==> design.v <==
`timescale 1ns / 1ps
module PC(
    input clk,                  
    input rst,                  
    input load,                 
    input [15:0] data,          
    output reg [15:0] count     
);
    always @(posedge clk or posedge rst) begin
        if (rst) begin
            count <= 16'b0;     
        end else if (load) begin
            count <= data;      
        end else begin
            count <= count + 1;  
        end
    end
endmodule
module ControlUnit (
    input [3:0] opcode,       
    output reg mem_read,      
    output reg mem_write,     
    output reg reg_write,     
    output reg [3:0] alu_op,  
    output reg pc_write,      
    output reg branch_eq,     
    output reg branch_ne,     
    output reg imm_load       
);
    always @(*) begin
        mem_read = 0;
        mem_write = 0;
        reg_write = 0;
        alu_op = 4'b0000;
        pc_write = 0;
        branch_eq = 0;
        branch_ne = 0;
        imm_load = 0;
        case (opcode)
            4'b0000: begin  
                alu_op = 4'b0000;  
                reg_write = 1;
            end
            4'b0001: begin  
                alu_op = 4'b0001;  
                reg_write = 1;
            end
            4'b0010: begin  
                alu_op = 4'b0010;  
                reg_write = 1;
            end
            4'b0011: begin  
                alu_op = 4'b0011;  
                reg_write = 1;
            end
            4'b0100: begin  
                alu_op = 4'b0100;  
                reg_write = 1;
            end
            4'b0101: begin  
                alu_op = 4'b0101;  
                reg_write = 1;
            end
            4'b0110: begin  
                alu_op = 4'b0110;  
                reg_write = 1;
            end
            4'b0111: begin  
                alu_op = 4'b0111;  
                reg_write = 1;
            end
            4'b1000: begin  
                alu_op = 4'b1000;  
                mem_read = 1;
                reg_write = 1;
            end
            4'b1001: begin  
                alu_op = 4'b1001;  
                mem_write = 1;
            end
            4'b1010: begin  
                alu_op = 4'b1010;  
                reg_write = 1;
            end
            4'b1011: begin  
                imm_load = 1;
                reg_write = 1;
            end
            4'b1100: begin  
                alu_op = 4'b1100;  
                pc_write = 1;
            end
            4'b1101: begin  
                alu_op = 4'b1101;  
                branch_eq = 1;
            end
            4'b1110: begin  
                alu_op = 4'b1110;  
                branch_ne = 1;
            end
            4'b1111: begin  
            end
            default: begin
                alu_op = 4'b0000;
            end
        endcase
        if (mem_write) begin
            pc_write = 0;  
        end
        if (mem_read) begin
            pc_write = 0;  
        end
    end
endmodule
`timescale 1ns / 1ps
module RegisterFile(
    input clk,                      
    input rst,                      
    input [3:0] read_addr1,         
    input [3:0] read_addr2,         
    input [3:0] write_addr,         
    input [15:0] write_data,        
    input write_enable,             
    output reg [15:0] read_data1,   
    output reg [15:0] read_data2    
);
    reg [15:0] registers [0:15];
    always @(*) begin
        read_data1 = registers[read_addr1];
        read_data2 = registers[read_addr2];
    end
    always @(posedge clk or posedge rst) begin
        if (rst) begin
         integer i;
            for (i = 0; i < 16; i = i + 1) begin
                registers[i] <= 16'b0;
            end
        end else if (write_enable) begin
            registers[write_addr] <= write_data;
        end
    end
endmodule
`timescale 1ns / 1ps
module alu(
    input clk,                
    input rst,                
    input load,               
    input en,                 
    input wr_en,              
    input [3:0] OPsel,        
    input [15:0] A,           
    input [15:0] B,           
    output reg [15:0] result,  
    output reg Z,             
    output reg N,             
    output reg C,             
    output reg V,             
    output [15:0] pc_out,     
    output [15:0] mem_data,   
    output        mem_en,      
    output        mem_wr_en,   
    output [15:0] mem_addr,    
    output [15:0] mem_wr_data, 
    input  [15:0] mem_rd_data  
);
    reg pc_load;  
    PC pc_inst(
        .clk(clk),
        .rst(rst),
        .load(pc_load),
        .data(B),        
        .count(pc_out)   
    );
    reg [15:0] wr_data;  
    assign mem_en      = en;
    assign mem_wr_en   = wr_en;
    assign mem_addr    = B;        
    assign mem_wr_data = wr_data;
    assign mem_data    = mem_rd_data;  
    always @(*) begin
        result = 16'b0;
        wr_data = A;
        pc_load = 0;
        Z = 0;
        N = 0;
        C = 0;
        V = 0;
        case (OPsel)
            4'b0000: begin  
                {C, result} = A + B;                 
                V = (~A[15] & ~B[15] & result[15]) | (A[15] & B[15] & ~result[15]);  
            end
            4'b0001: begin  
                {C, result} = A - B;                 
                V = (A[15] & ~B[15] & ~result[15]) | (~A[15] & B[15] & result[15]);  
            end
            4'b0010: result = A * B;                 
            4'b0011: result = (B != 0) ? A / B : 16'b0;  
            4'b0100: result = A & B;                 
            4'b0101: result = A | B;                 
            4'b0110: result = A ^ B;                 
            4'b0111: result = ~A;                    
            4'b1000: result = mem_data;              
            4'b1001: wr_data = A;                    
            4'b1100: begin                           
                pc_load = 1;                         
            end
            4'b1101: begin                           
                if (!Z)
                    pc_load = 1;                     
            end
            4'b1110: begin                           
                if (Z)
                    pc_load = 1;                     
            end
            4'b1111: ;                               
            default: result = 16'b0;                 
        endcase
        Z = (result == 16'b0) ? 1'b1 : 1'b0;   
        N = result[15];                        
    end
endmodule
`timescale 1ns / 1ps
module Datapath(
    input clk,
    input rst,
    input [15:0] gpio_in,
    output [15:0] gpio_out,
    output [15:0] imem_addr,
    input  [15:0] imem_rdata,
    output        dmem_en,
    output        dmem_we,
    output [15:0] dmem_addr,
    output [15:0] dmem_wdata,
    input  [15:0] dmem_rdata
);
    wire [15:0] instruction;
    wire [3:0] opcode;
    wire [3:0] rs1, rs2, rd;
    wire [15:0] imm;
    wire [15:0] A, B;
    wire [15:0] alu_result;
    wire [15:0] mem_data;
    wire [15:0] pc_out;
    wire mem_read, mem_write, reg_write, pc_write, branch_eq, branch_ne, imm_load;
    wire [3:0] alu_op;
    PC pc_inst (
        .clk(clk),
        .rst(rst),
        .load(pc_write),
        .data(alu_result),    
        .count(pc_out)
    );
    assign imem_addr = pc_out;
    assign instruction = imem_rdata;
    assign opcode = instruction[15:12];
    assign rs1 = instruction[11:8];
    assign rs2 = instruction[7:4];
    assign rd = instruction[3:0];
    assign imm = instruction[7:0];  
    ControlUnit cu (
        .opcode(opcode),
        .mem_read(mem_read),
        .mem_write(mem_write),
        .reg_write(reg_write),
        .alu_op(alu_op),
        .pc_write(pc_write),
        .branch_eq(branch_eq),
        .branch_ne(branch_ne),
        .imm_load(imm_load)
    );
    RegisterFile rf (
        .clk(clk),
        .rst(rst),
        .read_addr1(rs1),
        .read_addr2(rs2),
        .write_addr(rd),
        .write_data(alu_result),    
        .write_enable(reg_write),
        .read_data1(A),
        .read_data2(B)
    );
    alu alu_inst (
        .clk(clk),
        .rst(rst),
        .load(pc_write),
        .en(mem_read | mem_write),
        .wr_en(mem_write),
        .OPsel(alu_op),
        .A(A),
        .B(B),
        .result(alu_result),
        .Z(),
        .N(),
        .C(),
        .V(),
        .pc_out(),      
        .mem_data(mem_data),
        .mem_en(dmem_en),
        .mem_wr_en(dmem_we),
        .mem_addr(dmem_addr),
        .mem_wr_data(dmem_wdata),
        .mem_rd_data(dmem_rdata)
    );
    assign gpio_out = A;   
endmodule
==> run.sh <==
#!/bin/bash
# the make line also repeats each setting of config.mk as NAME=value (left out here)
make -C /OpenROAD-flow-scripts/flow DESIGN_CONFIG=/design/flow/config.mk WORK_HOME=/design/flow/orfs CLKGATE_MAP_FILE= finish
==> config.mk <==
export PLATFORM = sky130hd
export DESIGN_NAME = Datapath
export DESIGN_NICKNAME = Datapath
export VERILOG_FILES = /design/flow/design.v
export SDC_FILE = /design/flow/constraint.sdc
export NUM_CORES = 4
export LEC_CHECK = 0
export ABC_AREA = 1
export CAP_MARGIN = 20
export CORE_MARGIN = 2
export CORE_UTILIZATION = 59
export CTS_CLUSTER_DIAMETER = 400
export CTS_CLUSTER_SIZE = 97
export PLACE_DENSITY = 0.41
export SLEW_MARGIN = 20
export TNS_END_PERCENT = 10
==> constraint.sdc <==
create_clock -name core_clock -period 24.2 [get_ports {clk}]
set_input_delay 4.8400 -clock core_clock [delete_from_list [all_inputs] [get_ports {clk}]]
set_output_delay 4.8400 -clock core_clock [all_outputs]
set_load 0.01 [all_outputs]
==> results.py, run 1 <==
# Generated from Yosys and OpenROAD reports
metrics = {
    "yosys": {
        "most_common_cell": "nand2_1",
        "synthXorXnorAreaFrac_pct": 3.82,
        "synth_area_um2": 27500,
        "ys_ff": 272,
        "common_cells": "nand2_1, inv_1, nor2_1",
        "fp_nets": 4231,
        "edf_count": 0,
        "yosys.area_share.aoi_pct": 10.3,
        "ys_seq_share_pct": 24.8,
        "area_leaders": "dfrtp_1, nand2_1, ha_1, mux2_2, inv_1",
        "simple_gate_share_pct": 28.5,
        "ys_area_um2": 27500,
        "synthMuxAreaShare_pct": 7.00,
        "top_area_cell": "dfrtp_1",
        "async_reset_ff_share_pct": 100,
        "dominantRegCellSynth": "dfrtp_1",
        "ys_cells": 3864,
        "syn_inst": 3864,
        "synth.comb.largest_family": "simple AND/OR/NAND/NOR gates",
        "syn_avg_cell_area_um2": 7.11,
        "yosysWarnings": 5,
        "synth_top_area_share_pct": 24.8,
        "synth_cell_types": 65,
        "fa_ha_area_share_pct": 16.6,
    },
    "outcome": {
        "error": "[ERROR GRT-0232] Routing congestion too high. Check the congestion heatmap in the GUI.",
        "status": "stopped before the end",
        "lastStage": "5_1_grt",
    },
    "clock_tree": {
        "cts_hold_buf": 0,
        "clockBufferDepth": 3,
        "cts_root_buf": "clkbuf_16",
        "htreeDepth": 1,
        "cts_buffers": 6,
        "cts_sinks": 272,
    },
    "place": {
        "place_congestion": 1.06,
        "dp.cells": 5277,
        "post_dp_cell_area_um2": 35500,
        "dp_slack_ps": -10400,
        "port_buffers": 99,
        "dp_hpwl_um": 85300,
    },
    "floorplan": {
        "core_um2": 46300,
        "ioPinCount": 116,
        "die_w_um": 220,
        "rows": 79,
        "chipArea_um2": 48300,
        "die_h_um": 220,
        "initial_core_util_pct": 59.4,
    },
    "global_routing": {
        "overflow": 316,
        "grt_usage_pct": 77.6,
    },
}
what timing repair did:
item / CTS
setup buffers: 241
gates resized: 189
setup endpoints to repair: 80
pin swaps: 107
gates cloned: 1
layer usage:
metal / GRT overflow / global-route usage [%]
met1: 50 / 80.5
met2: 157 / 91.8
met3: 33 / 64.2
met4: 75 / 68.1
met5: 1 / 46.3
==> run 2: changes to the inputs <==
- ABC_AREA: 1 -> unset
- CORE_UTILIZATION: 59 -> 64
- CTS_CLUSTER_DIAMETER: 400 -> unset
- CTS_CLUSTER_SIZE: 97 -> unset
- MAX_ROUTING_LAYER: unset -> met4
- PLACE_DENSITY: 0.41 -> unset
- TNS_END_PERCENT: 10 -> unset
- clock period: 24.2 -> 32.6 ns (I/O delays scaled with it)
==> run 2 against run 1 <==
Compared with the run above:
- the run again fails in 5_1_grt
- area after synthesis rose by 3.0%
- synthesized cell count fell by 11%
- die area fell by 5.0%
==> results.py, run 2 <==
# Generated from Yosys and OpenROAD reports
metrics = {
    "yosys": {
        "synth_cell_types": 120,
        "dominantRegCellSynth": "dfrtp_1",
        "area_leaders": "dfrtp_1, ha_1, fa_1, o21ai_0, nand2_1",
        "most_common_cell": "nand2_1",
        "ys_ff": 272,
        "synthXorXnorAreaFrac_pct": 3.80,
        "synth_area_um2": 28300,
        "async_reset_ff_share_pct": 100,
        "syn_avg_cell_area_um2": 8.20,
        "yosys.area_share.aoi_pct": 24.2,
        "yosysWarnings": 5,
        "synthMuxAreaShare_pct": 5.47,
        "fp_nets": 3816,
        "synth_top_area_share_pct": 24.1,
        "synth.comb.largest_family": "AND-OR/OR-AND gates",
        "syn_inst": 3449,
        "fa_ha_area_share_pct": 16.2,
        "top_area_cell": "dfrtp_1",
        "ys_area_um2": 28300,
        "edf_count": 0,
        "simple_gate_share_pct": 19.2,
        "ys_seq_share_pct": 24.1,
        "common_cells": "nand2_1, o21ai_0, nor2_1",
        "ys_cells": 3449,
    },
    "clock_tree": {
        "clockBufferDepth": 3,
        "htreeDepth": 1,
        "cts_sinks": 272,
        "cts_buffers": 26,
        "cts_root_buf": "clkbuf_16",
    },
    "floorplan": {
        "die_w_um": 214,
        "die_h_um": 214,
        "ioPinCount": 116,
        "rows": 77,
        "initial_core_util_pct": 64.4,
        "chipArea_um2": 45900,
        "core_um2": 43900,
    },
    "global_routing": {
        "grt_usage_pct": 68.1,
        "overflow": 8,
    },
    "place": {
        "place_congestion": 1.08,
        "port_buffers": 99,
        "dp.cells": 4528,
        "dp_hpwl_um": 86800,
    },
    "outcome": {
        "error": "[ERROR GRT-0232] Routing congestion too high. Check the congestion heatmap in the GUI.",
        "lastStage": "5_1_grt",
        "status": "stopped before the end",
    },
}
run 2: layer usage:
layer,global-route usage [%],overflow
met2,84.0,1
met1,75.5,1
met4,50.6,5
met3,46.9,1
met5,-,-
run 2: repair_timing:
| item | 4_1_cts |
|---|---|
| hold buffers | 0 |
| buffers inserted | 143 |
| endpoints found under the setup margin | 32 |
| pin swaps | 134 |
| gates resized | 205 |
| endpoints found under the hold margin | 0 |
| gates cloned | 4 |
run 2: stage by stage:
| step | worst slack [ps] | instance area (um^2) | hold WS, ps | setup TNS (ps) | utilization, % |
|---|---|---|---|---|---|
| 3_5_place_dp | -4090 | 34100 | 488 | -105690 | 77.6 |
| 3_3_place_gp | -3000 | 34100 | 480 | -70970 | 77.6 |
| 2_1_floorplan | -2280 | 28800 | 458 | -43310 | - |
| 4_1_cts | -1200 | 37100 | 509 | -18720 | 84.4 |
==> run 3: changes to the inputs <==
- ABC_AREA: unset -> 1
- CORE_UTILIZATION: 64 -> 65
- CTS_CLUSTER_DIAMETER: unset -> 251
- clock period: 32.6 -> 32.0 ns (I/O delays scaled with it)
==> run 3 against run 2 <==
Compared with the run above:
- the run again fails in 5_1_grt
- synthesized cell count is 12% higher
- die area is 4.3% lower
- area after synthesis is 2.9% lower
==> results.py, run 3 <==
# Generated from Yosys and OpenROAD reports
metrics = {
    "outcome": {
        "status": "stopped before the end",
        "lastStage": "5_1_grt",
        "error": "[ERROR GRT-0116] Global routing finished with congestion. Check the congestion regions in the DRC Viewer.",
    },
    "yosys": {
        "top_area_cell": "dfrtp_1",
        "synth_cell_types": 65,
        "most_common_cell": "nand2_1",
        "synth_top_area_share_pct": 24.8,
        "ys_area_um2": 27500,
        "common_cells": "nand2_1, inv_1, nor2_1",
        "yosys.area_share.aoi_pct": 10.3,
        "synth.comb.largest_family": "simple AND/OR/NAND/NOR gates",
        "ys_seq_share_pct": 24.8,
        "syn_inst": 3864,
        "edf_count": 0,
        "fa_ha_area_share_pct": 16.6,
        "syn_avg_cell_area_um2": 7.11,
        "synthMuxAreaShare_pct": 7.00,
        "simple_gate_share_pct": 28.5,
        "synth_area_um2": 27500,
        "fp_nets": 4231,
        "ys_ff": 272,
        "yosysWarnings": 5,
        "async_reset_ff_share_pct": 100,
        "dominantRegCellSynth": "dfrtp_1",
        "ys_cells": 3864,
        "synthXorXnorAreaFrac_pct": 3.82,
        "area_leaders": "dfrtp_1, nand2_1, ha_1, mux2_2, inv_1",
    },
    "clock_tree": {
        "htreeDepth": 1,
        "cts_root_buf": "clkbuf_16",
        "clockBufferDepth": 3,
        "cts_hold_buf": 0,
        "cts_buffers": 25,
        "cts_sinks": 272,
    },
    "floorplan": {
        "ioPinCount": 116,
        "core_um2": 41900,
        "chipArea_um2": 43900,
        "die_w_um": 210,
        "rows": 75,
        "die_h_um": 210,
        "initial_core_util_pct": 65.7,
    },
    "place": {
        "post_dp_cell_area_um2": 33700,
        "port_buffers": 99,
        "place_congestion": 1.06,
        "dp_hpwl_um": 80900,
    },
    "global_routing": {
        "overflow": 1415,
        "grt_usage_pct": 90.9,
    },
}
-- run 3: metal layers --
metal | overflow | global-route usage [%]
met1 | 159 | 89.3
met5 | - | -
met4 | 287 | 87.2
met3 | 115 | 76.2
met2 | 854 | 106
-- run 3: what timing repair did --
action,CTS
resized,243
pin swaps,165
setup endpoints to repair,48
cloned,1
buffers inserted,302
-- run 3: per-stage QoR --
step / instances / worst slack (ps) / util, %
3_5_place_dp: 4981 / -5320 / 80.4
4_1_cts: 5329 / -2380 / 89.7
3_3_place_gp: 4981 / -3660 / 80.4
2_1_floorplan: 3864 / -2870 / -
==> run 4: changes to the inputs <==
- CELL_PAD_IN_SITES_GLOBAL_PLACEMENT: unset -> 1
- CORE_MARGIN: 2 -> 3
- CORE_UTILIZATION: 65 -> 47
- CTS_CLUSTER_DIAMETER: 251 -> unset
- GPL_ROUTABILITY_DRIVEN: unset -> 1
- HOLD_SLACK_MARGIN: unset -> 0.29
- MAX_ROUTING_LAYER: met4 -> unset
- MIN_ROUTING_LAYER: unset -> met1
- SETUP_SLACK_MARGIN: unset -> 5.0
- SLEW_MARGIN: 20 -> 30
- clock period: 32.0 -> 25.3 ns (I/O delays scaled with it)
==> run 4 against run 3 <==
Compared with the run above:
- the layout now fails its checks (setup timing)
- die area increased by 40%
- area after synthesis unchanged
- synthesized cell count unchanged
==> results.py, run 4 <==
# Physical implementation metrics
metrics = {
    "critical_path": {
        "crit_start": "imem_rdata[4]",
        "cp_common_cell": "nand2_2",
        "max_stage_delay_ps": 440,
        "end_kind": "flop",
        "critPathKind": "input pin to flop",
        "slowest_stage": "ha_1",
        "regToRegEndpoint": "rf.registers[11][0]",
        "timing.rr.start": "rf.registers[5][0]",
        "startpoint_type": "input pin",
        "cp.arrival_ps": 35030,
        "cp.depth": 246,
        "rrSetupSlack_ps": -4870,
        "crit_buf_inv": 60,
        "crit_family": "simple AND/OR/NAND/NOR gates",
        "crit_fanout": 10,
        "rr_worst_depth": 242,
        "required_ps": 25720,
        "endpoint": "rf.registers[11][0]",
    },
    "detailed_routing": {
        "remaining_drc_errors": 0,
        "drt_first_pass_iters": 7,
        "wire_per_inst_um": 23.2,
        "ant_nets": 0,
        "vias": 33555,
        "via_per_inst": 5.67,
        "drt-initial-drc-count": 3124,
        "wl_um": 137000,
    },
    "floorplan": {
        "initial_core_util_pct": 47.5,
        "chipArea_um2": 61400,
        "die_w_um": 248,
        "die_h_um": 248,
        "rows": 88,
        "core_um2": 57800,
        "ioPinCount": 116,
    },
    "sta": {
        "fin_ws_ps": -9300,
        "rsz0062_at_grt": "yes",
        "finalCritPeriodShare_pct": 137,
        "drv_slew": 0,
        "skew_ps": 63.2,
        "min_period_ps": 34600,
        "setup_viol": 80,
        "hold_viol_final": 0,
        "slew_headroom_pct": 7.07,
        "tightest_slew_ps": 1390,
        "fin_tns_setup_ps": -400970,
        "fmaxAchievable_mhz": 28.9,
    },
    "yosys": {
        "top_area_cell": "dfrtp_1",
        "synthXorXnorAreaFrac_pct": 3.82,
        "dominantRegCellSynth": "dfrtp_1",
        "most_common_cell": "nand2_1",
        "fp_nets": 4231,
        "simple_gate_share_pct": 28.5,
        "edf_count": 0,
        "ys_ff": 272,
        "synth_cell_types": 65,
        "area_leaders": "dfrtp_1, nand2_1, ha_1, mux2_2, inv_1",
        "async_reset_ff_share_pct": 100,
        "syn_inst": 3864,
        "ys_seq_share_pct": 24.8,
        "synthMuxAreaShare_pct": 7.00,
        "yosysWarnings": 5,
        "syn_avg_cell_area_um2": 7.11,
        "yosys.area_share.aoi_pct": 10.3,
        "fa_ha_area_share_pct": 16.6,
        "ys_cells": 3864,
        "synth_area_um2": 27500,
        "ys_area_um2": 27500,
        "common_cells": "nand2_1, inv_1, nor2_1",
        "synth_top_area_share_pct": 24.8,
        "synth.comb.largest_family": "simple AND/OR/NAND/NOR gates",
    },
    "clock_tree": {
        "clk_latency_ps": 600,
        "htreeDepth": 2,
        "cts_root_buf": "clkbuf_16",
        "cts_tree": "done",
        "cts_buffers": 35,
        "cts_sinks": 272,
        "clk_pin_slew_ps": 60,
        "cts_hold_buf": 0,
        "clockBufferDepth": 3,
    },
    "finish": {
        "layout.filler_cells": 4504,
        "comb_area_um2": 20000,
        "syn_to_final_growth_pct": 51.9,
        "ff_latch_area_um2": 6810,
        "fin_nets": 5495,
    },
    "worst_hold_path": {
        "holdCritStartpoint": "pc_inst.count[0]",
        "hold_path_depth": 1,
        "min_to": "pc_inst.count[0]",
        "holdCritPathClass": "flop to flop",
    },
    "global_routing": {
        "grt_max_degree": 166,
        "antenna_found_initial": 7,
        "overflow": 0,
        "grt_usage_pct": 40.9,
        "grt_pass1_wl_um": 189000,
        "grt_pass1_vias": 32685,
    },
    "place": {
        "port_buffers": 99,
        "place_congestion": 0.994,
        "dp_hpwl_um": 89400,
    },
    "flow_run": {
        "cap_violations": 0,
        "warnings": 74,
    },
    "outcome": {
        "status": "finished with violations",
        "check-failures": "setup timing",
    },
}
-- run 4: cell type report --
| type | instances | share of cell area [%] |
|---|---|---|
| antenna | 5 | 0.0300 |
| clock buffer | 46 | 2.37 |
| clock inverter | 12 | 0.348 |
| inverter | 478 | 4.39 |
| multi-input combinational | 2979 | 47.9 |
| sequential | 272 | 16.3 |
| tap | 765 | 2.29 |
| timing repair buffer | 1362 | 26.4 |
-- run 4: what timing repair did --
action | in CTS | in global routing
pin swaps | 134 | 177
gates cloned | 1 | 3
gates resized | 196 | 252
setup buffers | 289 | 75
setup endpoints to repair | 112 | 112
endpoints found under the hold margin | 0 | 0
-- run 4: metrics by stage --
stage                     utilization, %  hold WS [ps]  area (um^2)  setup WS (ps)  std cells
after floorplan                        -           496        27900          -8230       3864
after global placement              62.6           481        36200          -8340       5486
after detailed placement            62.7           494        36200          -9410       5487
after CTS                           69.3           502        40100          -6880       5835
after global routing                72.2           537        41700         -10940       5914
final                               72.2           504        41700          -9300       5919
-- run 4: metal layers --
layer | GRT usage, % | share of wire (%) | vias to the layer above
met5 | 0 | 0.032 | -
met4 | 28.7 | 9.1 | 8
met2 | 68.4 | 45 | 1940
met1 | 46.9 | 35 | 15923
met3 | 8.43 | 11 | 730
li1 | - | - | 14954
==> run 5: changes to the inputs <==
- CELL_PAD_IN_SITES_GLOBAL_PLACEMENT: 1 -> 0
- CORE_MARGIN: 3 -> 2
- CORE_UTILIZATION: 47 -> 66
- HOLD_SLACK_MARGIN: 0.29 -> -0.09
- MAX_ROUTING_LAYER: unset -> met4
- SETUP_SLACK_MARGIN: 5.0 -> 4.64
- TNS_END_PERCENT: unset -> 40
- clock period: 25.3 -> 32.4 ns (I/O delays scaled with it)
==> run 5 against run 4 <==
Compared with the run above:
- die area fell by 30%
- synthesized cell count did not move
- area after synthesis did not move
- the run now fails in 5_1_grt
==> results.py, run 5 <==
# Generated from Yosys and OpenROAD reports
metrics = {
    "floorplan": {
        "chipArea_um2": 43300,
        "core_um2": 40900,
        "initial_core_util_pct": 67.2,
        "rows": 74,
        "die_h_um": 208,
        "ioPinCount": 116,
        "die_w_um": 208,
    },
    "yosys": {
        "common_cells": "nand2_1, inv_1, nor2_1",
        "synth_top_area_share_pct": 24.8,
        "most_common_cell": "nand2_1",
        "ys_area_um2": 27500,
        "yosys.area_share.aoi_pct": 10.3,
        "syn_inst": 3864,
        "synth_area_um2": 27500,
        "area_leaders": "dfrtp_1, nand2_1, ha_1, mux2_2, inv_1",
        "ys_ff": 272,
        "yosysWarnings": 5,
        "dominantRegCellSynth": "dfrtp_1",
        "edf_count": 0,
        "syn_avg_cell_area_um2": 7.11,
        "ys_cells": 3864,
        "synthXorXnorAreaFrac_pct": 3.82,
        "fa_ha_area_share_pct": 16.6,
        "synthMuxAreaShare_pct": 7.00,
        "simple_gate_share_pct": 28.5,
        "ys_seq_share_pct": 24.8,
        "synth.comb.largest_family": "simple AND/OR/NAND/NOR gates",
        "synth_cell_types": 65,
        "async_reset_ff_share_pct": 100,
        "top_area_cell": "dfrtp_1",
        "fp_nets": 4231,
    },
    "place": {
        "dp.cells": 4975,
        "dp_slack_ps": -4950,
        "port_buffers": 99,
        "dp_hpwl_um": 80100,
        "place_congestion": 1.06,
    },
    "clock_tree": {
        "htreeDepth": 1,
        "cts_root_buf": "clkbuf_16",
        "cts_buffers": 26,
        "clockBufferDepth": 3,
        "cts_hold_buf": 0,
        "cts_sinks": 272,
    },
    "outcome": {
        "error": "[ERROR GRT-0116] Global routing finished with congestion. Check the congestion regions in the DRC Viewer.",
        "lastStage": "5_1_grt",
        "status": "stopped before the end",
    },
    "global_routing": {
        "overflow": 972,
        "grt_usage_pct": 87.8,
    },
}
==> run 5: what timing repair did <==
action / 4_1_cts
cloned: 1
endpoints found under the hold margin: 0
endpoints found under the setup margin: 80
gates resized: 248
pin swaps: 132
setup buffers: 271
==> run 5: through the flow <==
stage	TNS, ps	cell area (um^2)
floorplan	-49860	27800
global placement	-79080	33700
detailed placement	-138810	33700
CTS	-48030	37400
==> run 5: metal layers <==
layer / overflow / track usage [%]
met4: 204 / 82.4
met5: - / -
met2: 627 / 102
met3: 72 / 73.2
met1: 69 / 87.1
==> run 6: changes to the inputs <==
- CELL_PAD_IN_SITES_GLOBAL_PLACEMENT: 0 -> unset
- CORE_UTILIZATION: 66 -> 69
- CTS_CLUSTER_DIAMETER: unset -> 381
- CTS_CLUSTER_SIZE: unset -> 100
- GPL_ROUTABILITY_DRIVEN: 1 -> unset
- HOLD_SLACK_MARGIN: -0.09 -> unset
- MAX_ROUTING_LAYER: met4 -> unset
- MIN_ROUTING_LAYER: met1 -> unset
- PLACE_DENSITY: unset -> 0.42
- SETUP_SLACK_MARGIN: 4.64 -> unset
- SLEW_MARGIN: 30 -> 20
- TNS_END_PERCENT: 40 -> 5
- clock period: 32.4 -> 24.4 ns (I/O delays scaled with it)
==> run 6 against run 5 <==
Compared with the run above:
- the run again fails in 5_1_grt
- synthesized cell count unchanged
- area after synthesis unchanged
- die area fell by 4.3%
==> results.py, run 6 <==
# Generated from Yosys and OpenROAD reports
metrics = {
    "floorplan": {
        "initial_core_util_pct": 69.5,
        "die_h_um": 204,
        "die_w_um": 204,
        "chipArea_um2": 41400,
        "ioPinCount": 116,
        "rows": 73,
        "core_um2": 39500,
    },
    "clock_tree": {
        "htreeDepth": 1,
        "cts_sinks": 272,
        "cts_buffers": 6,
        "cts_root_buf": "clkbuf_16",
        "clockBufferDepth": 3,
        "cts_hold_buf": 0,
    },
    "yosys": {
        "ys_cells": 3864,
        "fa_ha_area_share_pct": 16.6,
        "syn_avg_cell_area_um2": 7.11,
        "ys_seq_share_pct": 24.8,
        "synth_top_area_share_pct": 24.8,
        "yosys.area_share.aoi_pct": 10.3,
        "async_reset_ff_share_pct": 100,
        "edf_count": 0,
        "most_common_cell": "nand2_1",
        "synth_cell_types": 65,
        "synth.comb.largest_family": "simple AND/OR/NAND/NOR gates",
        "simple_gate_share_pct": 28.5,
        "area_leaders": "dfrtp_1, nand2_1, ha_1, mux2_2, inv_1",
        "top_area_cell": "dfrtp_1",
        "synthXorXnorAreaFrac_pct": 3.82,
        "synthMuxAreaShare_pct": 7.00,
        "ys_ff": 272,
        "fp_nets": 4231,
        "ys_area_um2": 27500,
        "syn_inst": 3864,
        "dominantRegCellSynth": "dfrtp_1",
        "yosysWarnings": 5,
        "synth_area_um2": 27500,
        "common_cells": "nand2_1, inv_1, nor2_1",
    },
    "outcome": {
        "error": "[ERROR GRT-0116] Global routing finished with congestion. Check the congestion regions in the DRC Viewer.",
        "status": "stopped before the end",
        "lastStage": "5_1_grt",
    },
    "global_routing": {
        "grt_usage_pct": 89.9,
        "overflow": 663,
    },
    "place": {
        "dp_slack_ps": -10650,
        "port_buffers": 99,
        "place_congestion": 1.11,
        "dp_hpwl_um": 87500,
        "dp.cells": 5171,
    },
}
## run 6: what timing repair did
action,4_1_cts
hold endpoints to repair,0
pin swaps,92
endpoints found under the setup margin,80
setup buffers,175
gates cloned,1
resized,146
## run 6: per-stage QoR
step           area (um^2)  hold WS, ps
2_1_floorplan        27800          496
3_3_place_gp         35200          470
3_5_place_dp         35200          496
4_1_cts              37200          524
## run 6: per-layer routing
layer	track usage (%)	overflow
met5	62.3	11
met4	89.4	196
met3	80.8	61
met2	101	338
met1	89.1	57
==> run 7: changes to the inputs <==
- CAP_MARGIN: 20 -> 10
- CELL_PAD_IN_SITES_GLOBAL_PLACEMENT: unset -> 0
- CORE_UTILIZATION: 69 -> 72
- CTS_CLUSTER_DIAMETER: 381 -> 367
- CTS_CLUSTER_SIZE: 100 -> 33
- GPL_ROUTABILITY_DRIVEN: unset -> 1
- HOLD_SLACK_MARGIN: unset -> 0.29
- MIN_ROUTING_LAYER: unset -> met1
- PLACE_DENSITY: 0.42 -> unset
- PLACE_DENSITY_LB_ADDON: unset -> 0.03
- SETUP_SLACK_MARGIN: unset -> 4.5
- SLEW_MARGIN: 20 -> 30
- TNS_END_PERCENT: 5 -> unset
- clock period: 24.4 -> 15.8 ns (I/O delays scaled with it)
==> run 7 against run 6 <==
Compared with the run above:
- the run fails in 4_1_cts
- area after synthesis did not move
- synthesized cell count did not move
- die area decreased by 4.1%
==> results.py, run 7 <==
# Generated from Yosys and OpenROAD reports
metrics = {
    "floorplan": {
        "core_um2": 37700,
        "die_w_um": 199,
        "ioPinCount": 116,
        "initial_core_util_pct": 73.0,
        "chipArea_um2": 39700,
        "die_h_um": 199,
        "rows": 71,
    },
    "outcome": {
        "error": "[ERROR DPL-0038] Utilization greater than 100%, impossible to legalize",
        "status": "stopped before the end",
        "lastStage": "4_1_cts",
    },
    "yosys": {
        "dominantRegCellSynth": "dfrtp_1",
        "synthXorXnorAreaFrac_pct": 3.82,
        "synth_area_um2": 27500,
        "ys_ff": 272,
        "syn_inst": 3864,
        "synth_cell_types": 65,
        "fa_ha_area_share_pct": 16.6,
        "top_area_cell": "dfrtp_1",
        "edf_count": 0,
        "simple_gate_share_pct": 28.5,
        "syn_avg_cell_area_um2": 7.11,
        "yosys.area_share.aoi_pct": 10.3,
        "synth_top_area_share_pct": 24.8,
        "ys_cells": 3864,
        "ys_area_um2": 27500,
        "yosysWarnings": 5,
        "async_reset_ff_share_pct": 100,
        "most_common_cell": "nand2_1",
        "synthMuxAreaShare_pct": 7.00,
        "fp_nets": 4231,
        "ys_seq_share_pct": 24.8,
        "area_leaders": "dfrtp_1, nand2_1, ha_1, mux2_2, inv_1",
        "synth.comb.largest_family": "simple AND/OR/NAND/NOR gates",
        "common_cells": "nand2_1, inv_1, nor2_1",
    },
    "place": {
        "port_buffers": 99,
        "place_congestion": 1.14,
        "dp_hpwl_um": 97300,
    },
}
==> run 7: through the flow <==
step	worst slack (ps)	area [um^2]	cells	utilization, %
3_5_place_dp	-19030	35400	5157	93.9
3_3_place_gp	-15300	35400	5157	93.9
2_1_floorplan	-15820	28000	3864	-
==> run 8: changes to the inputs <==
- CORE_UTILIZATION: 72 -> 71
- CTS_CLUSTER_DIAMETER: 367 -> unset
- CTS_CLUSTER_SIZE: 33 -> 28
- HOLD_SLACK_MARGIN: 0.29 -> -0.08
- PLACE_DENSITY_LB_ADDON: 0.03 -> unset
- SETUP_SLACK_MARGIN: 4.5 -> 4.18
==> run 8 against run 7 <==
Compared with the run above:
- the run again fails in 4_1_cts
- die area rose by 1.4%
- synthesized cell count did not move
- area after synthesis unchanged
==> results.py, run 8 <==
# Generated from Yosys and OpenROAD reports
metrics = {
    "outcome": {
        "status": "stopped before the end",
        "lastStage": "4_1_cts",
        "error": "[ERROR DPL-0038] Utilization greater than 100%, impossible to legalize",
    },
    "yosys": {
        "yosys.area_share.aoi_pct": 10.3,
        "synth_top_area_share_pct": 24.8,
        "top_area_cell": "dfrtp_1",
        "synthMuxAreaShare_pct": 7.00,
        "most_common_cell": "nand2_1",
        "ys_seq_share_pct": 24.8,
        "common_cells": "nand2_1, inv_1, nor2_1",
        "fa_ha_area_share_pct": 16.6,
        "syn_inst": 3864,
        "yosysWarnings": 5,
        "fp_nets": 4231,
        "dominantRegCellSynth": "dfrtp_1",
        "async_reset_ff_share_pct": 100,
        "ys_cells": 3864,
        "synthXorXnorAreaFrac_pct": 3.82,
        "synth.comb.largest_family": "simple AND/OR/NAND/NOR gates",
        "simple_gate_share_pct": 28.5,
        "edf_count": 0,
        "synth_cell_types": 65,
        "ys_ff": 272,
        "syn_avg_cell_area_um2": 7.11,
        "synth_area_um2": 27500,
        "ys_area_um2": 27500,
        "area_leaders": "dfrtp_1, nand2_1, ha_1, mux2_2, inv_1",
    },
    "place": {
        "dp_hpwl_um": 90400,
        "place_congestion": 1.14,
        "dp.cells": 5179,
        "port_buffers": 99,
        "dp_slack_ps": -17850,
    },
    "floorplan": {
        "initial_core_util_pct": 71.4,
        "core_um2": 38500,
        "die_h_um": 201,
        "rows": 72,
        "chipArea_um2": 40300,
        "die_w_um": 201,
        "ioPinCount": 116,
    },
}
-- run 8: metrics by stage --
step,setup TNS (ps),cell area [um^2]
2_1_floorplan,-1054260,28000
3_3_place_gp,-1079860,35400
3_5_place_dp,-1319090,35400
==> run 9: changes to the inputs <==
- CAP_MARGIN: 10 -> 20
- CTS_CLUSTER_SIZE: 28 -> unset
- HOLD_SLACK_MARGIN: -0.08 -> unset
- PLACE_DENSITY: unset -> 0.77
- SETUP_SLACK_MARGIN: 4.18 -> -1.07
- clock period: 15.8 -> 20.6 ns (I/O delays scaled with it)
==> run 9 against run 8 <==
Compared with the run above:
- the flow again stops in 4_1_cts
- die area is the same
- synthesized cell count did not move
- area after synthesis stayed put
==> results.py, run 9 <==
# Generated from Yosys and OpenROAD reports
metrics = {
    "yosys": {
        "fa_ha_area_share_pct": 16.6,
        "synth.comb.largest_family": "simple AND/OR/NAND/NOR gates",
        "most_common_cell": "nand2_1",
        "area_leaders": "dfrtp_1, nand2_1, ha_1, mux2_2, inv_1",
        "yosysWarnings": 5,
        "syn_inst": 3864,
        "simple_gate_share_pct": 28.5,
        "async_reset_ff_share_pct": 100,
        "syn_avg_cell_area_um2": 7.11,
        "ys_cells": 3864,
        "synthMuxAreaShare_pct": 7.00,
        "dominantRegCellSynth": "dfrtp_1",
        "yosys.area_share.aoi_pct": 10.3,
        "synth_area_um2": 27500,
        "ys_ff": 272,
        "synthXorXnorAreaFrac_pct": 3.82,
        "fp_nets": 4231,
        "synth_top_area_share_pct": 24.8,
        "ys_seq_share_pct": 24.8,
        "edf_count": 0,
        "top_area_cell": "dfrtp_1",
        "common_cells": "nand2_1, inv_1, nor2_1",
        "synth_cell_types": 65,
        "ys_area_um2": 27500,
    },
    "floorplan": {
        "die_h_um": 201,
        "rows": 72,
        "core_um2": 38500,
        "ioPinCount": 116,
        "initial_core_util_pct": 71.4,
        "chipArea_um2": 40300,
        "die_w_um": 201,
    },
    "place": {
        "dp.cells": 5153,
        "dp_hpwl_um": 89100,
        "port_buffers": 99,
        "place_congestion": 1.14,
    },
    "outcome": {
        "error": "[ERROR DPL-0033] detailed placement checks failed during check placement.",
        "status": "stopped before the end",
        "lastStage": "4_1_cts",
    },
}
[run 9: through the flow]
step	area [um^2]	utilization (%)	setup TNS [ps]	setup slack, ps	hold slack (ps)
floorplan	27900	-	-637090	-11990	496
global placement	35200	91.4	-635470	-11530	467
detailed placement	35200	91.4	-839820	-14130	500
==> run 10: changes to the inputs <==
- CELL_PAD_IN_SITES_GLOBAL_PLACEMENT: 0 -> unset
- CORE_UTILIZATION: 71 -> 69
- CTS_CLUSTER_DIAMETER: unset -> 400
- CTS_CLUSTER_SIZE: unset -> 97
- GPL_ROUTABILITY_DRIVEN: 1 -> unset
- MIN_ROUTING_LAYER: met1 -> unset
- PLACE_DENSITY: 0.77 -> 0.41
- SETUP_SLACK_MARGIN: -1.07 -> unset
- SLEW_MARGIN: 30 -> 20
- clock period: 20.6 -> 35.0 ns (I/O delays scaled with it)
==> run 10 against run 9 <==
Compared with the run above:
- the flow stops in 5_1_grt
- area after synthesis stayed put
- synthesized cell count is the same
- die area rose by 2.8%
==> results.py, run 10 <==
# Generated from Yosys and OpenROAD reports
metrics = {
    "floorplan": {
        "die_h_um": 204,
        "chipArea_um2": 41400,
        "die_w_um": 204,
        "initial_core_util_pct": 69.5,
        "core_um2": 39500,
        "rows": 73,
        "ioPinCount": 116,
    },
    "place": {
        "port_buffers": 99,
        "place_congestion": 1.02,
        "dp_hpwl_um": 78200,
    },
    "yosys": {
        "edf_count": 0,
        "ys_ff": 272,
        "yosys.area_share.aoi_pct": 10.3,
        "simple_gate_share_pct": 28.5,
        "synthMuxAreaShare_pct": 7.00,
        "yosysWarnings": 5,
        "ys_cells": 3864,
        "ys_area_um2": 27500,
        "synth_area_um2": 27500,
        "syn_avg_cell_area_um2": 7.11,
        "most_common_cell": "nand2_1",
        "fp_nets": 4231,
        "synth_cell_types": 65,
        "common_cells": "nand2_1, inv_1, nor2_1",
        "synthXorXnorAreaFrac_pct": 3.82,
        "fa_ha_area_share_pct": 16.6,
        "async_reset_ff_share_pct": 100,
        "area_leaders": "dfrtp_1, nand2_1, ha_1, mux2_2, inv_1",
        "syn_inst": 3864,
        "synth_top_area_share_pct": 24.8,
        "synth.comb.largest_family": "simple AND/OR/NAND/NOR gates",
        "top_area_cell": "dfrtp_1",
        "dominantRegCellSynth": "dfrtp_1",
        "ys_seq_share_pct": 24.8,
    },
    "outcome": {
        "status": "stopped before the end",
        "lastStage": "5_1_grt",
        "error": "[ERROR GRT-0116] Global routing finished with congestion. Check the congestion regions in the DRC Viewer.",
    },
    "clock_tree": {
        "cts_buffers": 6,
        "htreeDepth": 1,
        "cts_root_buf": "clkbuf_16",
        "clockBufferDepth": 3,
        "cts_hold_buf": 0,
        "cts_sinks": 272,
    },
    "global_routing": {
        "grt_usage_pct": 87.8,
        "overflow": 950,
    },
}
[run 10: per-stage QoR]
stage / std cells / setup TNS, ps / instance area (um^2) / worst slack (ps)
after floorplan: 3864 / -5410 / 27800 / -468
after global placement: 4914 / -20750 / 33200 / -1370
after detailed placement: 4915 / -66870 / 33200 / -2970
after CTS: 5176 / 0 / 35900 / 17.6
[run 10: what timing repair did]
item	in CTS
endpoints found under the setup margin	32
buffers inserted	252
resized	183
pin swaps	133
cloned	1
[run 10: layer usage]
metal	GRT usage, %	GRT overflow
met4	85.1	232
met2	102	547
met1	87.4	87
met3	74.8	77
met5	60.7	7
==> run 11: changes to the inputs <==
- ABC_AREA: 1 -> unset
- CORE_UTILIZATION: 69 -> 40
- CTS_CLUSTER_DIAMETER: 400 -> unset
- CTS_CLUSTER_SIZE: 97 -> unset
- PLACE_DENSITY: 0.41 -> unset
- clock period: 35.0 -> 45.0 ns (I/O delays scaled with it)
==> run 11 against run 10 <==
Compared with the run above:
- now clean on timing, DRC and antenna
- area after synthesis rose by 3.0%
- die area is 76% higher
- synthesized cell count shrank 11%
==> results.py, run 11 <==
# Physical implementation metrics
metrics = {
    "clock_tree": {
        "htreeDepth": 1,
        "cts_sinks": 272,
        "clk_pin_slew_ps": 70,
        "clk_latency_ps": 590,
        "clockBufferDepth": 3,
        "cts_tree": "done",
        "cts_hold_buf": 0,
        "cts_root_buf": "clkbuf_16",
        "cts_buffers": 28,
    },
    "sta": {
        "setup_viol": 0,
        "min_period_ps": 42630,
        "slew_headroom_pct": 22.3,
        "tightest_slew_ps": 1160,
        "finalCritPeriodShare_pct": 94.7,
        "skew_ps": 31.6,
        "timing.hold.ws_ps": 502,
        "drv_slew": 0,
        "fin_ws_ps": 2370,
        "fmaxAchievable_mhz": 23.5,
        "hold_viol_final": 0,
    },
    "yosys": {
        "dominantRegCellSynth": "dfrtp_1",
        "ys_seq_share_pct": 24.1,
        "synth_cell_types": 120,
        "syn_avg_cell_area_um2": 8.20,
        "async_reset_ff_share_pct": 100,
        "ys_ff": 272,
        "most_common_cell": "nand2_1",
        "fa_ha_area_share_pct": 16.2,
        "synthMuxAreaShare_pct": 5.47,
        "top_area_cell": "dfrtp_1",
        "edf_count": 0,
        "syn_inst": 3449,
        "ys_cells": 3449,
        "synth_top_area_share_pct": 24.1,
        "synth_area_um2": 28300,
        "synthXorXnorAreaFrac_pct": 3.80,
        "area_leaders": "dfrtp_1, ha_1, fa_1, o21ai_0, nand2_1",
        "ys_area_um2": 28300,
        "yosys.area_share.aoi_pct": 24.2,
        "simple_gate_share_pct": 19.2,
        "synth.comb.largest_family": "AND-OR/OR-AND gates",
        "yosysWarnings": 5,
        "common_cells": "nand2_1, o21ai_0, nor2_1",
        "fp_nets": 3816,
    },
    "critical_path": {
        "critPathKind": "input pin to flop",
        "endpoint": "rf.registers[7][0]",
        "crit_start": "imem_rdata[7]",
        "cp.depth": 148,
        "end_kind": "flop",
        "cp_common_cell": "o21a_1",
        "timing.rr.start": "rf.registers[13][5]",
        "crit_fanout": 60,
        "slowest_stage": "a2111oi_1",
        "crit_buf_inv": 13,
        "regToRegEndpoint": "rf.registers[7][0]",
        "required_ps": 45430,
        "rr_worst_depth": 143,
        "crit_family": "AND-OR/OR-AND gates",
        "rrSetupSlack_ps": 11350,
        "startpoint_type": "input pin",
        "cp.arrival_ps": 43050,
        "max_stage_delay_ps": 560,
    },
    "flow_run": {
        "warnings": 64,
        "cap_violations": 0,
    },
    "detailed_routing": {
        "via_per_inst": 6.20,
        "wire_per_inst_um": 25.3,
        "remaining_drc_errors": 0,
        "ant_nets": 0,
        "vias": 27608,
        "drt-initial-drc-count": 3092,
        "wl_um": 113000,
        "drt_first_pass_iters": 6,
    },
    "finish": {
        "fin_nets": 3854,
        "fin_util_pct": 45.1,
        "syn_to_final_growth_pct": 11.5,
    },
    "worst_hold_path": {
        "holdCritStartpoint": "rf.registers[6][8]",
        "hold_path_depth": 2,
        "holdCritPathClass": "flop to flop",
        "min_to": "rf.registers[6][8]",
    },
    "floorplan": {
        "die_w_um": 270,
        "die_h_um": 270,
        "ioPinCount": 116,
        "chipArea_um2": 72900,
        "rows": 97,
        "core_um2": 70000,
        "initial_core_util_pct": 40.4,
    },
    "global_routing": {
        "grt_pass1_vias": 26226,
        "grt_max_degree": 139,
        "grt_pass1_wl_um": 169000,
        "antenna_found_initial": 3,
        "grt_usage_pct": 30.2,
        "overflow": 0,
    },
    "place": {
        "dp_slack_ps": 1210,
        "port_buffers": 99,
        "dp_hpwl_um": 78500,
        "place_congestion": 0.968,
    },
    "outcome": {
        "status": "no timing/DRC/antenna violations",
    },
}
[run 11: stage by stage]
stage	cells	area, um^2	setup TNS (ps)
CTS	4443	31400	0
global placement	4391	30400	0
finish	4453	31600	0
global route	4449	31500	-1220
detailed placement	4391	30400	0
floorplan	3449	28300	0
[run 11: area by class of cell]
| type | instances | area (um^2) |
|---|---|---|
| antenna | 4 | 10.0 |
| clock buffer | 36 | 802 |
| inverter | 215 | 821 |
| sequential | 272 | 6810 |
| timing repair buffer | 238 | 2060 |
| multi-input combinational | 2732 | 19700 |
| fill | 6980 | 38500 |
| clock inverter | 16 | 221 |
| tap | 940 | 1180 |
[run 11: layer usage]
layer  up-vias  share of wire [%]  track usage, %
met5         -             0.0062               0
met4         2                4.3            12.0
met3       297                9.5            5.53
met2      1461                 43            45.9
met1     13362                 43            42.4
li1      12486                  -               -
[run 11: repair_timing]
| action | in CTS | in global routing |
|---|---|---|
| setup buffers | 0 | 5 |
| hold endpoints to repair | 0 | 0 |
| endpoints found under the setup margin | 0 | 16 |
| gates resized | 0 | 24 |
==> run 12: changes to the inputs <==
- ABC_AREA: unset -> 1
- CTS_CLUSTER_SIZE: unset -> 74
- GPL_TIMING_DRIVEN: unset -> 0
- MIN_ROUTING_LAYER: unset -> met2
- PLACE_DENSITY_LB_ADDON: unset -> 0.24
- SETUP_SLACK_MARGIN: unset -> 5.0
==> run 12 against run 11 <==
Compared with the run above:
- critical path type unchanged
- global-route usage up 22 points
- area after synthesis down 2.9%
- clock-buffer cell count grew 12
- cell area up 9.9%
- sequential cell count stayed put
- final cell count is 15% higher
- worst setup slack gained 3200 ps
==> results.py, run 12 <==
# Physical implementation metrics
metrics = {
    "clock_tree": {
        "cts_tree": "done",
        "cts_buffers": 31,
        "cts_root_buf": "clkbuf_16",
        "clk_latency_ps": 640,
        "clk_pin_slew_ps": 70,
        "clockBufferDepth": 3,
        "cts_hold_buf": 0,
        "cts_sinks": 272,
        "htreeDepth": 1,
    },
    "critical_path": {
        "rr_worst_depth": 248,
        "end_kind": "flop",
        "crit_family": "AND-OR/OR-AND gates",
        "critPathKind": "input pin to flop",
        "cp.depth": 252,
        "crit_start": "imem_rdata[7]",
        "regToRegEndpoint": "rf.registers[7][0]",
        "max_stage_delay_ps": 780,
        "cp.arrival_ps": 39970,
        "rrSetupSlack_ps": 13990,
        "cp_common_cell": "nand2_2",
        "crit_buf_inv": 31,
        "endpoint": "rf.registers[7][0]",
        "timing.rr.start": "rf.registers[5][0]",
        "crit_fanout": 11,
        "startpoint_type": "input pin",
        "required_ps": 45510,
        "slowest_stage": "nor2_2",
    },
    "yosys": {
        "yosys.area_share.aoi_pct": 10.3,
        "async_reset_ff_share_pct": 100,
        "synthXorXnorAreaFrac_pct": 3.82,
        "ys_seq_share_pct": 24.8,
        "ys_ff": 272,
        "top_area_cell": "dfrtp_1",
        "edf_count": 0,
        "synth.comb.largest_family": "simple AND/OR/NAND/NOR gates",
        "synth_cell_types": 65,
        "most_common_cell": "nand2_1",
        "ys_cells": 3864,
        "common_cells": "nand2_1, inv_1, nor2_1",
        "syn_inst": 3864,
        "dominantRegCellSynth": "dfrtp_1",
        "simple_gate_share_pct": 28.5,
        "synthMuxAreaShare_pct": 7.00,
        "syn_avg_cell_area_um2": 7.11,
        "yosysWarnings": 5,
        "synth_area_um2": 27500,
        "fp_nets": 4231,
        "area_leaders": "dfrtp_1, nand2_1, ha_1, mux2_2, inv_1",
        "ys_area_um2": 27500,
        "synth_top_area_share_pct": 24.8,
        "fa_ha_area_share_pct": 16.6,
    },
    "global_routing": {
        "grt_usage_pct": 51.8,
        "grt.met1_usage_pct": 0,
        "gr-max-usage-layer": "met3",
        "grt_pass1_vias": 40458,
        "grt_pass1_wl_um": 178000,
        "grt_max_degree": 78,
        "grt_use_met3_pct": 64.3,
        "overflow": 0,
        "grt_util_met2_pct": 57.9,
        "antenna_found_initial": 1,
    },
    "detailed_routing": {
        "via_per_inst": 7.70,
        "drt-initial-drc-count": 11358,
        "vias": 39548,
        "ant_nets": 0,
        "wire_per_inst_um": 24.8,
        "drt_first_pass_iters": 22,
        "wl_um": 127000,
        "remaining_drc_errors": 0,
    },
    "floorplan": {
        "initial_core_util_pct": 40.2,
        "core_um2": 68300,
        "rows": 96,
        "chipArea_um2": 70800,
        "ioPinCount": 116,
        "die_h_um": 266,
        "die_w_um": 266,
    },
    "place": {
        "place_congestion": 1.10,
        "port_buffers": 99,
        "dp.cells": 4863,
        "dp_hpwl_um": 86000,
    },
    "sta": {
        "tightest_slew_ps": 1470,
        "finalCritPeriodShare_pct": 87.7,
        "min_period_ps": 39460,
        "hold_viol_final": 0,
        "setup_viol": 0,
        "fmaxAchievable_mhz": 25.3,
        "rsz0062_at_grt": "yes",
        "skew_ps": 27.3,
        "drv_slew": 0,
        "slew_headroom_pct": 2.17,
    },
    "flow_run": {
        "cap_violations": 0,
        "warnings": 64,
    },
    "finish": {
        "ff_latch_area_um2": 6810,
        "fin_nets": 4586,
        "comb_area_um2": 19900,
        "stdcell_count": 5134,
        "syn_to_final_growth_pct": 26.2,
        "layout.filler_cells": 6751,
    },
    "worst_hold_path": {
        "min_to": "pc_inst.count[0]",
        "hold_path_depth": 1,
        "holdCritPathClass": "flop to flop",
        "holdCritStartpoint": "pc_inst.count[0]",
    },
    "outcome": {
        "status": "no timing/DRC/antenna violations",
    },
}
==> run 12: stage by stage <==
stage | TNS [ps] | setup WS, ps | utilization, % | instance area [um^2] | hold slack [ps]
finish | 0 | 5540 | 50.8 | 34700 | 530
global route | 0 | 4130 | 50.7 | 34700 | 557
CTS | 0 | 5030 | 47.3 | 32300 | 515
detailed placement | -26130 | -1790 | 43.9 | 30000 | 506
global placement | -59290 | -2890 | 43.3 | 29600 | 504
floorplan | 0 | 5620 | - | 27500 | 496
==> run 12: repair_timing <==
action,CTS,global route
setup endpoints to repair,48,32
hold endpoints to repair,0,0
resized,244,346
setup buffers,73,125
pin swaps,39,203
gates cloned,1,2
==> run 12: per-layer routing <==
layer,part of all wire [%],up-vias
li1,-,13067
met3,38,1992
met4,19,71
met5,1.6,-
met1,0,13592
met2,41,10826
==> run 12: layout make-up <==
cell class,instances,area share (%)
antenna,8,0.0577
clock inverter,10,0.198
buffer,135,2.93
tap,882,3.18
sequential,272,19.6
inverter,478,5.37
multi-input combinational,2979,57.5
clock buffer,48,2.62
timing repair buffer,322,8.56
==> run 13: changes to the inputs <==
- CELL_PAD_IN_SITES_GLOBAL_PLACEMENT: unset -> 0
- CORE_MARGIN: 2 -> 3
- CORE_UTILIZATION: 40 -> 65
- CTS_CLUSTER_SIZE: 74 -> unset
- GPL_ROUTABILITY_DRIVEN: unset -> 1
- GPL_TIMING_DRIVEN: 0 -> unset
- MIN_ROUTING_LAYER: met2 -> met1
- PLACE_DENSITY_LB_ADDON: 0.24 -> unset
- SLEW_MARGIN: 20 -> 30
- clock period: 45.0 -> 37.2 ns (I/O delays scaled with it)
==> run 13 against run 12 <==
Compared with the run above:
- the run now fails in 5_1_grt
- synthesized cell count stayed put
- die area is 37% lower
- area after synthesis did not move
==> results.py, run 13 <==
# Generated from Yosys and OpenROAD reports
metrics = {
    "clock_tree": {
        "cts_hold_buf": 0,
        "cts_root_buf": "clkbuf_16",
        "clockBufferDepth": 3,
        "cts_sinks": 272,
        "htreeDepth": 1,
        "cts_buffers": 30,
    },
    "outcome": {
        "status": "stopped before the end",
        "lastStage": "5_1_grt",
        "error": "[ERROR GRT-0116] Global routing finished with congestion. Check the congestion regions in the DRC Viewer.",
    },
    "yosys": {
        "common_cells": "nand2_1, inv_1, nor2_1",
        "synthMuxAreaShare_pct": 7.00,
        "area_leaders": "dfrtp_1, nand2_1, ha_1, mux2_2, inv_1",
        "synth_cell_types": 65,
        "dominantRegCellSynth": "dfrtp_1",
        "yosysWarnings": 5,
        "ys_ff": 272,
        "synthXorXnorAreaFrac_pct": 3.82,
        "synth_area_um2": 27500,
        "synth.comb.largest_family": "simple AND/OR/NAND/NOR gates",
        "yosys.area_share.aoi_pct": 10.3,
        "fp_nets": 4231,
        "ys_cells": 3864,
        "syn_avg_cell_area_um2": 7.11,
        "most_common_cell": "nand2_1",
        "fa_ha_area_share_pct": 16.6,
        "simple_gate_share_pct": 28.5,
        "async_reset_ff_share_pct": 100,
        "ys_seq_share_pct": 24.8,
        "synth_top_area_share_pct": 24.8,
        "syn_inst": 3864,
        "top_area_cell": "dfrtp_1",
        "edf_count": 0,
        "ys_area_um2": 27500,
    },
    "global_routing": {
        "overflow": 134,
        "grt_usage_pct": 70.4,
    },
    "floorplan": {
        "initial_core_util_pct": 66.6,
        "chipArea_um2": 44800,
        "ioPinCount": 116,
        "die_w_um": 212,
        "rows": 74,
        "die_h_um": 212,
        "core_um2": 41300,
    },
    "place": {
        "port_buffers": 99,
        "place_congestion": 1.02,
        "dp_hpwl_um": 75300,
        "post_dp_cell_area_um2": 30800,
    },
}
## run 13: layer usage
layer	overflow	GRT usage (%)
met4	36	62.0
met1	14	72.9
met5	1	29.2
met3	13	55.7
met2	70	86.9
## run 13: metrics by stage
stage	worst slack (ps)	instances	utilization [%]	hold WS (ps)
floorplan	1290	3864	-	496
global placement	-638	4603	74.5	471
detailed placement	-1630	4605	74.6	518
CTS	2050	4921	83.9	528
## run 13: what timing repair did
action | CTS
gates cloned | 2
endpoints found under the setup margin | 48
setup buffers | 259
pin swaps | 155
gates resized | 267
==> run 14: changes to the inputs <==
- CELL_PAD_IN_SITES_GLOBAL_PLACEMENT: 0 -> unset
- CORE_MARGIN: 3 -> 2
- CORE_UTILIZATION: 65 -> 69
- CTS_CLUSTER_DIAMETER: unset -> 381
- CTS_CLUSTER_SIZE: unset -> 100
- GPL_ROUTABILITY_DRIVEN: 1 -> unset
- MIN_ROUTING_LAYER: met1 -> unset
- PLACE_DENSITY: unset -> 0.42
- SETUP_SLACK_MARGIN: 5.0 -> unset
- SLEW_MARGIN: 30 -> 20
- TNS_END_PERCENT: unset -> 10
- clock period: 37.2 -> 24.3 ns (I/O delays scaled with it)
==> run 14 against run 13 <==
Compared with the run above:
- the run fails in 4_1_cts
- synthesized cell count unchanged
- die area decreased by 7.5%
- area after synthesis did not move
==> results.py, run 14 <==
# Generated from Yosys and OpenROAD reports
metrics = {
    "yosys": {
        "fp_nets": 4231,
        "dominantRegCellSynth": "dfrtp_1",
        "synth_top_area_share_pct": 24.8,
        "async_reset_ff_share_pct": 100,
        "yosys.area_share.aoi_pct": 10.3,
        "synthXorXnorAreaFrac_pct": 3.82,
        "common_cells": "nand2_1, inv_1, nor2_1",
        "ys_seq_share_pct": 24.8,
        "fa_ha_area_share_pct": 16.6,
        "most_common_cell": "nand2_1",
        "area_leaders": "dfrtp_1, nand2_1, ha_1, mux2_2, inv_1",
        "syn_avg_cell_area_um2": 7.11,
        "yosysWarnings": 5,
        "synthMuxAreaShare_pct": 7.00,
        "simple_gate_share_pct": 28.5,
        "ys_cells": 3864,
        "synth_cell_types": 65,
        "edf_count": 0,
        "top_area_cell": "dfrtp_1",
        "syn_inst": 3864,
        "ys_ff": 272,
        "ys_area_um2": 27500,
        "synth_area_um2": 27500,
        "synth.comb.largest_family": "simple AND/OR/NAND/NOR gates",
    },
    "outcome": {
        "error": "[ERROR DPL-0033] detailed placement checks failed during check placement.",
        "status": "stopped before the end",
        "lastStage": "4_1_cts",
    },
    "place": {
        "dp.cells": 5180,
        "dp_hpwl_um": 88100,
        "place_congestion": 1.09,
        "port_buffers": 99,
    },
    "floorplan": {
        "die_h_um": 204,
        "initial_core_util_pct": 69.5,
        "chipArea_um2": 41400,
        "ioPinCount": 116,
        "die_w_um": 204,
        "rows": 73,
        "core_um2": 39500,
    },
}
==> run 14: metrics by stage <==
stage          worst slack (ps)  hold slack [ps]  cell area, um^2
3_3_place_gp              -8660              466            35300
2_1_floorplan             -9030              496            27800
3_5_place_dp             -10600              496            35300
==> run 15: changes to the inputs <==
- ABC_AREA: 1 -> unset
- CELL_PAD_IN_SITES_GLOBAL_PLACEMENT: unset -> 2
- CORE_MARGIN: 2 -> 3
- CORE_UTILIZATION: 69 -> 32
- CTS_CLUSTER_DIAMETER: 381 -> unset
- CTS_CLUSTER_SIZE: 100 -> unset
- GPL_ROUTABILITY_DRIVEN: unset -> 1
- MIN_ROUTING_LAYER: unset -> met2
- PLACE_DENSITY: 0.42 -> 0.77
- SETUP_SLACK_MARGIN: unset -> 5.0
- SLEW_MARGIN: 20 -> 30
- TNS_END_PERCENT: 10 -> unset
- clock period: 24.3 -> 40.3 ns (I/O delays scaled with it)
==> run 15 against run 14 <==
Compared with the run above:
- the run now finishes clean
- area after synthesis grew 3.0%
- synthesized cell count is 11% lower
- die area up 120%
==> results.py, run 15 <==
# Physical implementation metrics
metrics = {
    "outcome": {
        "status": "no timing/DRC/antenna violations",
    },
    "global_routing": {
        "grt_pass1_vias": 43827,
        "grt_usage_pct": 44.7,
        "grt_max_degree": 150,
        "grt_pass1_wl_um": 201000,
        "antenna_found_initial": 5,
        "overflow": 0,
    },
    "critical_path": {
        "crit_family": "AND-OR/OR-AND gates",
        "regToRegEndpoint": "rf.registers[7][0]",
        "crit_start": "imem_rdata[4]",
        "slowest_stage": "o32a_1",
        "end_kind": "flop",
        "cp.arrival_ps": 36950,
        "rrSetupSlack_ps": 11300,
        "endpoint": "rf.registers[7][0]",
        "cp_common_cell": "o21a_1",
        "cp.depth": 152,
        "max_stage_delay_ps": 480,
        "rr_worst_depth": 147,
        "timing.rr.start": "rf.registers[13][5]",
        "startpoint_type": "input pin",
        "crit_buf_inv": 19,
        "required_ps": 40780,
        "crit_fanout": 8,
        "critPathKind": "input pin to flop",
    },
    "sta": {
        "skew_ps": 29.6,
        "drv_slew": 0,
        "tightest_slew_ps": 1220,
        "rsz0062_at_grt": "yes",
        "hold_viol_final": 0,
        "min_period_ps": 36470,
        "slew_headroom_pct": 18.8,
        "fin_tns_setup_ps": 0,
        "timing.hold.ws_ps": 507,
        "fmaxAchievable_mhz": 27.4,
        "setup_viol": 0,
        "finalCritPeriodShare_pct": 90.5,
    },
    "detailed_routing": {
        "remaining_drc_errors": 0,
        "wire_per_inst_um": 28.0,
        "wl_met3_um": 58900,
        "ant_nets": 0,
        "wl_met2_um": 58400,
        "highest-signal-layer": "met5",
        "via_per_inst": 8.11,
        "wl_met1_um": 0,
        "wl_um": 140000,
        "drt-initial-drc-count": 9578,
        "drt_first_pass_iters": 21,
        "vias": 40611,
    },
    "clock_tree": {
        "clk_pin_slew_ps": 80,
        "cts_buffers": 28,
        "htreeDepth": 1,
        "clk_latency_ps": 630,
        "clockBufferDepth": 3,
        "cts_root_buf": "clkbuf_16",
        "cts_tree": "done",
        "cts_sinks": 272,
    },
    "yosys": {
        "fa_ha_area_share_pct": 16.2,
        "synth_cell_types": 120,
        "ys_cells": 3449,
        "fp_nets": 3816,
        "common_cells": "nand2_1, o21ai_0, nor2_1",
        "syn_inst": 3449,
        "edf_count": 0,
        "ys_seq_share_pct": 24.1,
        "synth_top_area_share_pct": 24.1,
        "synth_area_um2": 28300,
        "async_reset_ff_share_pct": 100,
        "ys_area_um2": 28300,
        "most_common_cell": "nand2_1",
        "yosysWarnings": 5,
        "synth.comb.largest_family": "AND-OR/OR-AND gates",
        "dominantRegCellSynth": "dfrtp_1",
        "yosys.area_share.aoi_pct": 24.2,
        "syn_avg_cell_area_um2": 8.20,
        "synthMuxAreaShare_pct": 5.47,
        "top_area_cell": "dfrtp_1",
        "area_leaders": "dfrtp_1, ha_1, fa_1, o21ai_0, nand2_1",
        "synthXorXnorAreaFrac_pct": 3.80,
        "ys_ff": 272,
        "simple_gate_share_pct": 19.2,
    },
    "floorplan": {
        "die_h_um": 303,
        "ioPinCount": 116,
        "die_w_um": 303,
        "chipArea_um2": 92000,
        "rows": 108,
        "initial_core_util_pct": 32.5,
        "core_um2": 87200,
    },
    "place": {
        "port_buffers": 99,
        "dp_hpwl_um": 89900,
        "place_congestion": 1.04,
        "dp.cells": 4694,
    },
    "finish": {
        "fin_nets": 4180,
        "syn_to_final_growth_pct": 30.7,
        "stdcell_count": 5008,
    },
    "flow_run": {
        "warnings": 72,
        "cap_violations": 0,
    },
    "worst_hold_path": {
        "holdCritPathClass": "flop to flop",
        "holdCritStartpoint": "rf.registers[10][7]",
        "min_to": "rf.registers[10][7]",
        "hold_path_depth": 2,
    },
}
==> run 15: cell type report <==
class / instances / area, um^2
inverter: 215 / 832
tap: 1155 / 1450
sequential: 272 / 6810
antenna: 18 / 45.0
clock inverter: 16 / 208
clock buffer: 36 / 792
timing repair buffer: 564 / 5120
fill: 8836 / 50200
multi-input combinational: 2732 / 21700
==> run 15: per-stage QoR <==
step                      area, um^2  worst slack (ps)  utilization [%]
after floorplan                28800              3870                -
after global placement         31700               676             36.4
after detailed placement       31800               838             36.4
after CTS                      35600              4790             40.8
after global routing           37000              2790             42.4
final                          37000              3830             42.4
==> run 15: repair_timing <==
action	CTS	global route
gates cloned	8	2
hold endpoints to repair	0	0
resized	271	144
hold buffers	0	0
pin swaps	152	67
setup endpoints to repair	32	32
setup buffers	166	67
==> run 15: routing by layer <==
metal,vias to the layer above,track usage [%]
li1,13051,-
met1,13615,-
met2,11851,48.2
met3,1980,59.9
met4,114,15.2
met5,-,34.0
